==> flow/design.v (excerpt) <==
module mips16_core(
	input clk,
	input rst,  
	output [9:0] imem_addr,
	input [15:0] imem_rdata,
	output [9:0] dmem_addr,
	output dmem_we,
	output [15:0] dmem_wdata,
	input [15:0] dmem_rdata,
	input [15:0] in_data,
	output rf_we,
	output [4:0] rf_waddr,
	output [15:0] rf_wdata
	);
Size in the first run: ~5500 cells after synthesis, about 550 flip-flops, roughly 110 I/O pins, roughly 47000 um2 of cells after synthesis.
Settings: LEC_CHECK=0, CAP_MARGIN=20, CORE_ASPECT_RATIO=0.53, CORE_MARGIN=2, CORE_UTILIZATION=70, CTS_CLUSTER_DIAMETER=202, CTS_CLUSTER_SIZE=41, MAX_ROUTING_LAYER=met4, PLACE_DENSITY=0.66, SETUP_SLACK_MARGIN=2.84, SLEW_MARGIN=20; clock period 23.9 ns.
run.sh (not shown) runs the stock make flow with config.mk's settings and CLKGATE_MAP_FILE=.
The first run aborted during global routing (5_1_grt).
Edit:
--- a/flow/config.mk
+++ b/flow/config.mk
@@ -9 +8,0 @@
-export CORE_ASPECT_RATIO = 0.53
@@ -11,6 +10 @@
-export CORE_UTILIZATION = 70
-export CTS_CLUSTER_DIAMETER = 202
-export CTS_CLUSTER_SIZE = 41
-export MAX_ROUTING_LAYER = met4
-export PLACE_DENSITY = 0.66
-export SETUP_SLACK_MARGIN = 2.84
+export CORE_UTILIZATION = 47
==> flow/constraint.sdc (replaced) <==
create_clock -name core_clock -period 32.2 [get_ports {clk}]
set_input_delay 6.4400 -clock core_clock [delete_from_list [all_inputs] [get_ports {clk}]]
set_output_delay 6.4400 -clock core_clock [all_outputs]
set_load 0.01 [all_outputs]
The new run reached the layout checks and failed them: negative setup slack.
Area after synthesis stays the same.
Synthesized cell count is unchanged.
Die size goes up by 48%.
Edit:
--- a/flow/config.mk
+++ b/flow/config.mk
@@ -7,0 +8 @@
+export ABC_AREA = 1
@@ -10 +11,3 @@
-export CORE_UTILIZATION = 47
+export CORE_UTILIZATION = 58
+export HOLD_SLACK_MARGIN = 0.27
+export SETUP_SLACK_MARGIN = 5.0
@@ -11,0 +15 @@
+export TNS_END_PERCENT = 5
==> flow/constraint.sdc (replaced) <==
create_clock -name core_clock -period 24.1 [get_ports {clk}]
set_input_delay 4.8200 -clock core_clock [delete_from_list [all_inputs] [get_ports {clk}]]
set_output_delay 4.8200 -clock core_clock [all_outputs]
set_load 0.01 [all_outputs]
Outcome: The new run stopped in global routing (5_1_grt) (GRT-0116). Die area fell by 20%. Area after synthesis drops by 1.6%. Synthesized cell count rose by 16%.
Edit:
--- a/flow/config.mk
+++ b/flow/config.mk
@@ -11,3 +11,2 @@
-export CORE_UTILIZATION = 58
-export HOLD_SLACK_MARGIN = 0.27
-export SETUP_SLACK_MARGIN = 5.0
+export CORE_UTILIZATION = 72
+export PLACE_DENSITY = 0.4
@@ -15 +13,0 @@
-export TNS_END_PERCENT = 5
==> flow/constraint.sdc (replaced) <==
create_clock -name core_clock -period 20.2 [get_ports {clk}]
set_input_delay 4.0400 -clock core_clock [delete_from_list [all_inputs] [get_ports {clk}]]
set_output_delay 4.0400 -clock core_clock [all_outputs]
set_load 0.01 [all_outputs]
What happened: The changed run ended with an error in global routing (5_1_grt). Synthesized area does not change. Die size goes down by about a fifth. Synthesized cell count is unchanged.
Edit:
--- a/flow/config.mk
+++ b/flow/config.mk
@@ -11,2 +11,2 @@
-export CORE_UTILIZATION = 72
-export PLACE_DENSITY = 0.4
+export CORE_UTILIZATION = 58
+export SETUP_SLACK_MARGIN = 4.89
@@ -13,0 +14 @@
+export TNS_END_PERCENT = 5
==> flow/constraint.sdc (replaced) <==
create_clock -name core_clock -period 24.1 [get_ports {clk}]
set_input_delay 4.8200 -clock core_clock [delete_from_list [all_inputs] [get_ports {clk}]]
set_output_delay 4.8200 -clock core_clock [all_outputs]
set_load 0.01 [all_outputs]
Outcome: The new run stopped in global routing (5_1_grt). Synthesized area stays the same. Synthesized cell count is unchanged. Die area rises by 24%.

* * *

mips16_core again, from the RTL that the note above started with.
clock: 36.1 ns
lec_check: 0
cap_margin: 20
core_margin: 2
core_utilization: 50
hold_slack_margin: 0.3
slew_margin: 20
The starting point completed and failed the layout checks on negative setup slack.
Rerun with:
ABC_AREA = 1   (was default)
CORE_UTILIZATION = 72   (was 50)
CTS_CLUSTER_SIZE = 15   (was default)
PLACE_DENSITY_LB_ADDON = 0.05   (was default)
SETUP_SLACK_MARGIN = 3.6   (was default)
clock period = 13.0 ns   (was 36.1 ns; I/O delays follow)
After rerunning: The new run ended with an error in global routing. Die size went down by 31%. Synthesized area went down by 1.6%. Synthesized cell count went up by 16%.
Rerun with:
CORE_UTILIZATION = 58   (was 72)
CTS_CLUSTER_SIZE = default   (was 15)
HOLD_SLACK_MARGIN = default   (was 0.3)
PLACE_DENSITY_LB_ADDON = default   (was 0.05)
SETUP_SLACK_MARGIN = default   (was 3.6)
clock period = 36.5 ns   (was 13.0 ns; I/O delays follow)
Result:
- With this change the flow completed, yet does not pass: negative setup slack
- area after synthesis does not change
- die size went up by 24%
- synthesized cell count does not change
Rerun with:
CORE_UTILIZATION = 72   (was 58)
CTS_CLUSTER_DIAMETER = 400   (was default)
CTS_CLUSTER_SIZE = 10   (was default)
PLACE_DENSITY = 0.36   (was default)
clock period = 23.2 ns   (was 36.5 ns; I/O delays follow)
=> The new run did not get past global routing, error GRT-0116; synthesized area does not change; synthesized cell count does not change; die size falls by 19%.
Rerun with:
ABC_AREA = default   (was 1)
CORE_UTILIZATION = 66   (was 72)
CTS_CLUSTER_DIAMETER = default   (was 400)
CTS_CLUSTER_SIZE = default   (was 10)
MAX_ROUTING_LAYER = met4   (was default)
PLACE_DENSITY = default   (was 0.36)
clock period = 40.9 ns   (was 23.2 ns; I/O delays follow)
The changed run died in global routing, error GRT-0232; synthesized area increases by 1.7%; die area came out higher by 11%; synthesized cell count drops by 14%.

* * *

mips16_core again, from the RTL that the note above started with.
clock: 13.3 ns
lec_check: 0
abc_area: 1
cap_margin: 0
core_margin: 2
core_utilization: 72
cts_cluster_diameter: 390
cts_cluster_size: 15
place_density_lb_addon: 0.05
setup_slack_margin: 1.62
slew_margin: 20
The starting point never finished: it broke off in global routing with GRT-0116.
Edit:
- ABC_AREA: 1 -> unset
- CAP_MARGIN: 0 -> 20
- CORE_UTILIZATION: 72 -> 40
- CTS_CLUSTER_DIAMETER: 390 -> unset
- CTS_CLUSTER_SIZE: 15 -> unset
- PLACE_DENSITY_LB_ADDON: 0.05 -> unset
- SETUP_SLACK_MARGIN: 1.62 -> unset
- clock period: 13.3 -> 28.0 ns (I/O delays scaled with it)
Result: The new run finished with setup timing left; die size climbs by about 80%; synthesized area rose by about 1.7%; synthesized cell count shrinks by about 14%.
Edit:
- ABC_AREA: unset -> 1
- GPL_ROUTABILITY_DRIVEN: unset -> 0
- TNS_END_PERCENT: unset -> 10
- clock period: 28.0 -> 60.1 ns (I/O delays scaled with it)
The new run completed without violations.
Worst setup slack improves by 18 ns.
Sequential share of layout area rises by 7.7 points.
Edit:
- CORE_MARGIN: 2 -> 9
After rerunning: Core utilization went up by 0.38 points. First-iteration DRC count shrinks by 1.8%. Area after synthesis does not change.
